==> maple: inputs <==
==> flow/design.v (excerpt) <==
module fairArb (
	input logic [15:0] bids,
	output logic [15:0] wins,
	input logic get_next_win,
	input logic clk,
	input logic rst
		);
clock: 3.09 ns
lec_check: 0
abc_area: 1
cap_margin: 20
core_margin: 2
core_utilization: 68
cts_cluster_diameter: 372
place_density: 0.38
setup_slack_margin: -0.2
slew_margin: 20
run.sh (not shown) runs the stock make flow with config.mk's settings and CLKGATE_MAP_FILE=.
==> inputs of tundra, as changes to maple <==
ABC_AREA = unset   (was 1)
CORE_UTILIZATION = 65   (was 68)
CTS_CLUSTER_DIAMETER = unset   (was 372)
PLACE_DENSITY = unset   (was 0.38)
SETUP_SLACK_MARGIN = unset   (was -0.2)
==> flow/constraint.sdc (replaced) <==
create_clock -name core_clock -period 3.26 [get_ports {clk}]
set_input_delay 0.6520 -clock core_clock [delete_from_list [all_inputs] [get_ports {clk}]]
set_output_delay 0.6520 -clock core_clock [all_outputs]
set_load 0.01 [all_outputs]
==> inputs of xenon, as changes to maple <==
ABC_AREA = unset   (was 1)
CORE_UTILIZATION = 57   (was 68)
CTS_CLUSTER_DIAMETER = unset   (was 372)
PLACE_DENSITY = unset   (was 0.38)
SETUP_SLACK_MARGIN = 0.71   (was -0.2)
TNS_END_PERCENT = 5   (was unset)
==> flow/constraint.sdc (replaced) <==
create_clock -name core_clock -period 4.0 [get_ports {clk}]
set_input_delay 0.8000 -clock core_clock [delete_from_list [all_inputs] [get_ports {clk}]]
set_output_delay 0.8000 -clock core_clock [all_outputs]
set_load 0.01 [all_outputs]
==> qor summary <==
item                                                                        tundra                   maple       xenon
Outcome                                                     stopped before the end  stopped before the end  no timing/DRC/antenna violations
Last stage reached                                            clock tree synthesis          global routing           -
Post-synthesis cell type with the largest combined area                    dfxtp_1                 nand2_1     dfxtp_1
Post-DP HPWL                                                              10400 um                 9570 um     8400 um
Simple Share, Synth                                                          0.397                   0.593       0.397
YS chip area                                                             2700 um^2               2690 um^2   2700 um^2
Horizontal die dimension                                                   68.4 um                 66.9 um     72.8 um
Buffers inserted during post-CTS setup optimization                              -                       0          22
Sequential cell area fraction in the yosys report                            0.171                   0.171       0.171
Share of Yosys cell area claimed by the top area cell type                   0.171                   0.291       0.171
CTS H-Tree Depth                                                                 -                       1           1
Die Ht                                                                     68.4 um                 66.9 um     72.8 um
Post-cts hold-fix buffer tally                                                   -                       0           0
Core Area                                                                4000 um^2               3740 um^2   4630 um^2
Worst slack after detailed placement                                       -587 ps                 -425 ps     -163 ps
Yosys Instances                                                                379                     537         379
Post-synthesis adder-cell area fraction                                    0.00464                 0.00465     0.00464
Cell Area, Placed                                                        3830 um^2               3490 um^2   3430 um^2
Placed Cells                                                                   548                     669         499
TritonCTS buffer count                                                           -                       3           3
Post-synthesis net count                                                       399                     557         399
Row count                                                                       23                      22          25
Full die area                                                            4680 um^2               4480 um^2   5290 um^2

==> wip/ember <==
fairArb again, from the RTL that the note above started with.
// fairArb
module fairArb (
	input logic [15:0] bids,
	output logic [15:0] wins,
	input logic get_next_win,
	input logic clk,
	input logic rst
		);
make LEC_CHECK=0 ABC_AREA=1 CAP_MARGIN=20 CORE_ASPECT_RATIO=0.5 CORE_MARGIN=9 CORE_UTILIZATION=60 CTS_CLUSTER_DIAMETER=25 CTS_CLUSTER_SIZE=99 SLEW_MARGIN=20 TNS_END_PERCENT=5 finish   # period 4.0 ns
==> inputs of wip/umber, as changes to wip/ember <==
- ABC_AREA: 1 -> not set
- CORE_ASPECT_RATIO: 0.5 -> not set
- CORE_MARGIN: 9 -> 2
- CORE_UTILIZATION: 60 -> 40
- CTS_CLUSTER_DIAMETER: 25 -> not set
- CTS_CLUSTER_SIZE: 99 -> not set
- TNS_END_PERCENT: 5 -> not set
==> flow/constraint.sdc (replaced) <==
create_clock -name core_clock -period 3.75 [get_ports {clk}]
set_input_delay 0.7500 -clock core_clock [delete_from_list [all_inputs] [get_ports {clk}]]
set_output_delay 0.7500 -clock core_clock [all_outputs]
set_load 0.01 [all_outputs]
==> results.yml <==
# generated from flow reports
sta:
  period_minus_slack_ps: 3721
grt:
  grt_pass1_vias: 3123
drt:
  dr.first_iter.drc_count: 559
  drt-pass1-iter-count: 6
pwr:
  power_combinational_uw: 405
  clk-power_uw: 140
final_layout:
  fillerInstances: 364
  nNonClkInverters: 70
run_status:
  status: "no timing/DRC/antenna violations"
Source of the figures above: wip/ember

==> results.yml <==
# generated from flow reports
drt:
  dr.first_iter.drc_count: 382
  drt-pass1-iter-count: 5
run_status:
  status: "no timing/DRC/antenna violations"
pwr:
  clk-power_uw: 150
final_layout:
  nNonClkInverters: 11
  fillerInstances: 624
sta:
  period_minus_slack_ps: 3632
Source of the figures above: wip/umber


==> 02-09 <==
fairArb again, from the RTL that the note above started with.
==> flow/config.mk <==
export PLATFORM = sky130hd
export DESIGN_NAME = fairArb
export DESIGN_NICKNAME = fairArb
export VERILOG_FILES = /design/flow/design.v
export SDC_FILE = /design/flow/constraint.sdc
export NUM_CORES = 4
export LEC_CHECK = 0
export ABC_AREA = 1
export CAP_MARGIN = 20
export CORE_ASPECT_RATIO = 0.5
export CORE_MARGIN = 2
export CORE_UTILIZATION = 72
export CTS_CLUSTER_DIAMETER = 239
export CTS_CLUSTER_SIZE = 95
export PLACE_DENSITY = 0.37
export SLEW_MARGIN = 20
export TNS_END_PERCENT = 5
==> flow/constraint.sdc <==
create_clock -name core_clock -period 4.6 [get_ports {clk}]
set_input_delay 0.9200 -clock core_clock [delete_from_list [all_inputs] [get_ports {clk}]]
set_output_delay 0.9200 -clock core_clock [all_outputs]
set_load 0.01 [all_outputs]
==> 07-15 (differences from 02-09) <==
CORE_ASPECT_RATIO = unset   (was 0.5)
CORE_MARGIN = 9   (was 2)
CORE_UTILIZATION = 58   (was 72)
CTS_CLUSTER_SIZE = 99   (was 95)
PLACE_DENSITY = unset   (was 0.37)
==> flow/constraint.sdc (replaced) <==
create_clock -name core_clock -period 4.0 [get_ports {clk}]
set_input_delay 0.8000 -clock core_clock [delete_from_list [all_inputs] [get_ports {clk}]]
set_output_delay 0.8000 -clock core_clock [all_outputs]
set_load 0.01 [all_outputs]
==> 01-08 (differences from 02-09) <==
ABC_AREA = unset   (was 1)
CORE_ASPECT_RATIO = unset   (was 0.5)
CORE_UTILIZATION = 40   (was 72)
CTS_CLUSTER_DIAMETER = unset   (was 239)
CTS_CLUSTER_SIZE = unset   (was 95)
MAX_ROUTING_LAYER = met4   (was unset)
PLACE_DENSITY = unset   (was 0.37)
TNS_END_PERCENT = 85   (was 5)
==> flow/constraint.sdc (replaced) <==
create_clock -name core_clock -period 4.0 [get_ports {clk}]
set_input_delay 0.8000 -clock core_clock [delete_from_list [all_inputs] [get_ports {clk}]]
set_output_delay 0.8000 -clock core_clock [all_outputs]
set_load 0.01 [all_outputs]
==> 02-11 (differences from 02-09) <==
CORE_UTILIZATION = 60   (was 72)
CTS_CLUSTER_DIAMETER = unset   (was 239)
CTS_CLUSTER_SIZE = unset   (was 95)
HOLD_SLACK_MARGIN = -0.07   (was unset)
PLACE_DENSITY = unset   (was 0.37)
==> flow/constraint.sdc (replaced) <==
create_clock -name core_clock -period 4.0 [get_ports {clk}]
set_input_delay 0.8000 -clock core_clock [delete_from_list [all_inputs] [get_ports {clk}]]
set_output_delay 0.8000 -clock core_clock [all_outputs]
set_load 0.01 [all_outputs]
==> flow_metrics.tcl <==
# metrics dict for downstream scripts
set metrics [dict create \
    dieWidth_microns 90.5 \
    stop_stage "global placement (3_3_place_gp)" \
    fp.dieH_microns 47.2 \
    firstError "[ERROR GPL-0301] Utilization 102.491 % exceeds 100%." \
    ys_cells 537 \
    yosys.area_share.aoi_pct 10.5 \
    fp_util_pct 76.7 \
    core_sq_mm 0.00351 \
    syn-num-nets 557 \
    synth_seq_share_pct 17.1 \
    synth_top_area_share_pct 29.1 \
    synth_area_sq_mm 0.00269 \
    area_leaders "nand2_1 (29%), dfxtp_1 (17%), nor2_1 (12%), nand3_1 (11%), inv_1 (9.3%)" \
    status "stopped before the end" \
    std_cell_rows 15 \
    synth.distinct_cells 29 \
]
The numbers above come from 02-09.

==> flow_metrics.tcl <==
# metrics dict for downstream scripts
set metrics [dict create \
    core_sq_mm 0.00436 \
    status "no timing/DRC/antenna violations" \
    area_leaders "nand2_1 (29%), dfxtp_1 (17%), nor2_1 (12%), nand3_1 (11%), inv_1 (9.3%)" \
    dieWidth_microns 98.7 \
    synth_area_sq_mm 0.00269 \
    fp_util_pct 61.8 \
    synth_top_area_share_pct 29.1 \
    synth_seq_share_pct 17.1 \
    yosys.area_share.aoi_pct 10.5 \
    std_cell_rows 17 \
    p_comb_share_pct 50.1 \
    syn-num-nets 557 \
    synth.distinct_cells 29 \
    fp.dieH_microns 51.4 \
]
The numbers above come from 02-11.

==> flow_metrics.tcl <==
# metrics dict for downstream scripts
set metrics [dict create \
    dieWidth_microns 86.1 \
    synth_area_sq_mm 0.00270 \
    area_leaders "dfxtp_1 (17%), a21oi_1 (4.6%), nand2_1 (4.5%), nor2_1 (4.3%), o21ai_0 (3.7%)" \
    synth_seq_share_pct 17.1 \
    std_cell_rows 29 \
    fp_util_pct 42.0 \
    syn-num-nets 399 \
    drc_errors 0 \
    synth_top_area_share_pct 17.1 \
    yosys.area_share.aoi_pct 34.6 \
    status "no timing/DRC/antenna violations" \
    synth.distinct_cells 84 \
    core_sq_mm 0.00642 \
    reg2reg_to "priority_f[2]$_SDFFE_PN0P_" \
    fp.dieH_microns 86.1 \
]
The numbers above come from 01-08.

==> flow_metrics.tcl <==
# metrics dict for downstream scripts
set metrics [dict create \
    synth_seq_share_pct 17.1 \
    yosys.area_share.aoi_pct 10.5 \
    fp_util_pct 61.0 \
    core_sq_mm 0.00441 \
    area_leaders "nand2_1 (29%), dfxtp_1 (17%), nor2_1 (12%), nand3_1 (11%), inv_1 (9.3%)" \
    dieWidth_microns 86.1 \
    ys_cells 537 \
    fp.dieH_microns 86.1 \
    std_cell_rows 24 \
    synth_top_area_share_pct 29.1 \
    status "no timing/DRC/antenna violations" \
]
The numbers above come from 07-15.


==> inputs of 05-16 <==
fairArb again, from the RTL that the note above started with.
==> flow/config.mk <==
export PLATFORM = sky130hd
export DESIGN_NAME = fairArb
export DESIGN_NICKNAME = fairArb
export VERILOG_FILES = /design/flow/design.v
export SDC_FILE = /design/flow/constraint.sdc
export NUM_CORES = 4
export LEC_CHECK = 0
export ABC_AREA = 1
export CAP_MARGIN = 5
export CELL_PAD_IN_SITES_DETAIL_PLACEMENT = 2
export CELL_PAD_IN_SITES_GLOBAL_PLACEMENT = 3
export CORE_MARGIN = 5
export CORE_UTILIZATION = 51
export CTS_CLUSTER_DIAMETER = 20
export CTS_CLUSTER_SIZE = 79
export GPL_ROUTABILITY_DRIVEN = 1
export GPL_TIMING_DRIVEN = 0
export MAX_ROUTING_LAYER = met5
export MIN_ROUTING_LAYER = met2
export SETUP_SLACK_MARGIN = 0.11
export SLEW_MARGIN = 20
==> flow/constraint.sdc <==
create_clock -name core_clock -period 5.56 [get_ports {clk}]
set_input_delay 1.1120 -clock core_clock [delete_from_list [all_inputs] [get_ports {clk}]]
set_output_delay 1.1120 -clock core_clock [all_outputs]
set_load 0.01 [all_outputs]
==> 01-25: changes against 05-16 <==
==> flow/config.mk (replaced) <==
export PLATFORM = sky130hd
export DESIGN_NAME = fairArb
export DESIGN_NICKNAME = fairArb
export VERILOG_FILES = /design/flow/design.v
export SDC_FILE = /design/flow/constraint.sdc
export NUM_CORES = 4
export LEC_CHECK = 0
export ABC_AREA = 1
export CAP_MARGIN = 20
export CORE_MARGIN = 2
export CORE_UTILIZATION = 64
export SETUP_SLACK_MARGIN = 1.01
export SLEW_MARGIN = 20
==> flow/constraint.sdc (replaced) <==
create_clock -name core_clock -period 4.43 [get_ports {clk}]
set_input_delay 0.8860 -clock core_clock [delete_from_list [all_inputs] [get_ports {clk}]]
set_output_delay 0.8860 -clock core_clock [all_outputs]
set_load 0.01 [all_outputs]
==> comparison <==
01-25 finished clean. 05-16 did not get past 3_1_place_gp_skip_io, error GPL-0301. Synthesized area is the same in 01-25 and 05-16. In synthesized cell count, 01-25 and 05-16 do not differ. Die area: 05-16 is higher than 01-25 (about 44%).

==> 04-18 <==
Starting RTL as in the previous note.
Settings: LEC_CHECK=0, CAP_MARGIN=20, CORE_MARGIN=2, CORE_UTILIZATION=65, CTS_CLUSTER_DIAMETER=44, SETUP_SLACK_MARGIN=0.34, SLEW_MARGIN=20, TNS_END_PERCENT=5; clock period 4.13 ns.
==> 09-25: changes against 04-18 <==
CAP_MARGIN = 35   (was 20)
CTS_CLUSTER_DIAMETER = 52   (was 44)
SETUP_SLACK_MARGIN = 0.65   (was 0.34)
==> flow/constraint.sdc (replaced) <==
create_clock -name core_clock -period 4.0 [get_ports {clk}]
set_input_delay 0.8000 -clock core_clock [delete_from_list [all_inputs] [get_ports {clk}]]
set_output_delay 0.8000 -clock core_clock [all_outputs]
set_load 0.01 [all_outputs]
==> results <==
Area after synthesis is the same in 04-18 and 09-25. Synthesized cell count is the same in 04-18 and 09-25. 09-25 failed in global routing (5_1_grt) (GRT-0232). 04-18 ran to the end with no violations. In die size, 09-25 and 04-18 do not differ.

==> run a <==
Starting RTL as in the previous note.
==> flow/config.mk <==
export PLATFORM = sky130hd
export DESIGN_NAME = fairArb
export DESIGN_NICKNAME = fairArb
export VERILOG_FILES = /design/flow/design.v
export SDC_FILE = /design/flow/constraint.sdc
export NUM_CORES = 4
export LEC_CHECK = 0
export CAP_MARGIN = 5
export CORE_MARGIN = 2
export CORE_UTILIZATION = 66
export CTS_CLUSTER_DIAMETER = 37
export HOLD_SLACK_MARGIN = -0.09
export SETUP_SLACK_MARGIN = 0.52
export SLEW_MARGIN = 20
==> flow/constraint.sdc <==
create_clock -name core_clock -period 3.77 [get_ports {clk}]
set_input_delay 0.7540 -clock core_clock [delete_from_list [all_inputs] [get_ports {clk}]]
set_output_delay 0.7540 -clock core_clock [all_outputs]
set_load 0.01 [all_outputs]
==> inputs of run b, as changes to run a <==
- CAP_MARGIN: 5 -> 20
- CORE_UTILIZATION: 66 -> 60
- CTS_CLUSTER_DIAMETER: 37 -> default
- HOLD_SLACK_MARGIN: -0.09 -> default
- PLACE_DENSITY: default -> 0.37
- SETUP_SLACK_MARGIN: 0.52 -> default
==> flow/constraint.sdc (replaced) <==
create_clock -name core_clock -period 5.24 [get_ports {clk}]
set_input_delay 1.0480 -clock core_clock [delete_from_list [all_inputs] [get_ports {clk}]]
set_output_delay 1.0480 -clock core_clock [all_outputs]
set_load 0.01 [all_outputs]
==> comparison table <==
|  | run a | run b |
|---|---|---|
| Run status | aborted with a tool error | no timing/DRC/antenna violations |
| Stage where the flow stopped | global routing (5_1_grt) | - |
| Cell row count | 23 | 24 |
| Number of gates resized after CTS | 39 | 0 |
| Number of buffers added for setup after CTS | 8 | 0 |
| Dpl hpwl | 7.996 mm | 7.279 mm |
| GP Congestion | 1.134 | 1.080 |
| Total core area | 0.003971 mm^2 | 0.004354 mm^2 |
| Initial Util | 0.6786 | 0.6190 |
| Cell total after placement | 501 | 449 |
| Die area | 0.004610 mm^2 | 0.005044 mm^2 |
| Y dimension of the die | 67.90 um | 71.02 um |
| Cell area after placement | 0.003467 mm^2 | 0.003058 mm^2 |
| Die W | 67.90 um | 71.02 um |
| Post-Place Setup Slack | -0.1468 ns | 0.5667 ns |

==> wip/nickel <==
fairArb again, from the RTL that the note above started with.
==> flow/design.v (excerpt) <==
module fairArb (
	input logic [15:0] bids,
	output logic [15:0] wins,
	input logic get_next_win,
	input logic clk,
	input logic rst
		);
export LEC_CHECK = 0
export CAP_MARGIN = 10
export CELL_PAD_IN_SITES_DETAIL_PLACEMENT = 1
export CELL_PAD_IN_SITES_GLOBAL_PLACEMENT = 1
export CORE_ASPECT_RATIO = 0.88
export CORE_MARGIN = 2
export CORE_UTILIZATION = 40
export GPL_TIMING_DRIVEN = 0
export HOLD_SLACK_MARGIN = 0.21
export MAX_ROUTING_LAYER = met4
export MIN_ROUTING_LAYER = met2
export PLACE_DENSITY_LB_ADDON = 0.26
export SETUP_SLACK_MARGIN = 1.11
export SLEW_MARGIN = 25
export TNS_END_PERCENT = 5
create_clock -name core_clock -period 4.0 [get_ports {clk}]
==> wip/raven: changes against wip/nickel <==
CAP_MARGIN = 20   (was 10)
CELL_PAD_IN_SITES_DETAIL_PLACEMENT = unset   (was 1)
CELL_PAD_IN_SITES_GLOBAL_PLACEMENT = unset   (was 1)
CORE_ASPECT_RATIO = 0.5   (was 0.88)
CORE_MARGIN = 10   (was 2)
CORE_UTILIZATION = 60   (was 40)
GPL_TIMING_DRIVEN = unset   (was 0)
HOLD_SLACK_MARGIN = -0.07   (was 0.21)
MAX_ROUTING_LAYER = unset   (was met4)
MIN_ROUTING_LAYER = unset   (was met2)
PLACE_DENSITY_LB_ADDON = unset   (was 0.26)
SETUP_SLACK_MARGIN = unset   (was 1.11)
SLEW_MARGIN = 20   (was 25)
TNS_END_PERCENT = unset   (was 5)
==> wip/pepper: changes against wip/nickel <==
ABC_AREA = 1   (was unset)
CAP_MARGIN = 20   (was 10)
CELL_PAD_IN_SITES_DETAIL_PLACEMENT = unset   (was 1)
CELL_PAD_IN_SITES_GLOBAL_PLACEMENT = unset   (was 1)
CORE_ASPECT_RATIO = 0.5   (was 0.88)
CORE_MARGIN = 10   (was 2)
CORE_UTILIZATION = 60   (was 40)
CTS_CLUSTER_DIAMETER = 27   (was unset)
GPL_TIMING_DRIVEN = unset   (was 0)
HOLD_SLACK_MARGIN = -0.07   (was 0.21)
MAX_ROUTING_LAYER = unset   (was met4)
MIN_ROUTING_LAYER = unset   (was met2)
PLACE_DENSITY_LB_ADDON = unset   (was 0.26)
SETUP_SLACK_MARGIN = 0.35   (was 1.11)
SLEW_MARGIN = 20   (was 25)
TNS_END_PERCENT = unset   (was 5)
==> flow.log <==
[metrics] run summary
[metrics] buffers inserted during post-CTS setup optimization: 0
[metrics] run status: no timing/DRC/antenna violations
[metrics] area of the core: 0.004360 mm²
[metrics] post-synthesis sequential area ratio: 0.1708
[metrics] worst-case setup slack after placement: -85.88 ps
[metrics] count of placed standard cells including taps: between 400 and 500
[metrics] synthesized netlist net count: 399
# the run above: wip/raven

==> flow.log <==
[metrics] run summary
[metrics] worst-case setup slack after placement: ~380 ps
[metrics] area of the core: between 0.004 and 0.005 mm²
[metrics] post-synthesis sequential area ratio: 0.1710
[metrics] run status: no timing/DRC/antenna violations
# the run above: wip/pepper

==> flow.log <==
[metrics] run summary
[metrics] last stage the flow got to: 5_1_grt
[metrics] error that ended the run: [ERROR GRT-0116] Global routing finished with congestion. Check the congestion regions in the DRC Viewer.
[metrics] run status: aborted with a tool error
[metrics] worst-case setup slack after placement: -413.3 ps
# the run above: wip/nickel

No activity file was given, so power comes from the tool's default toggle rates.
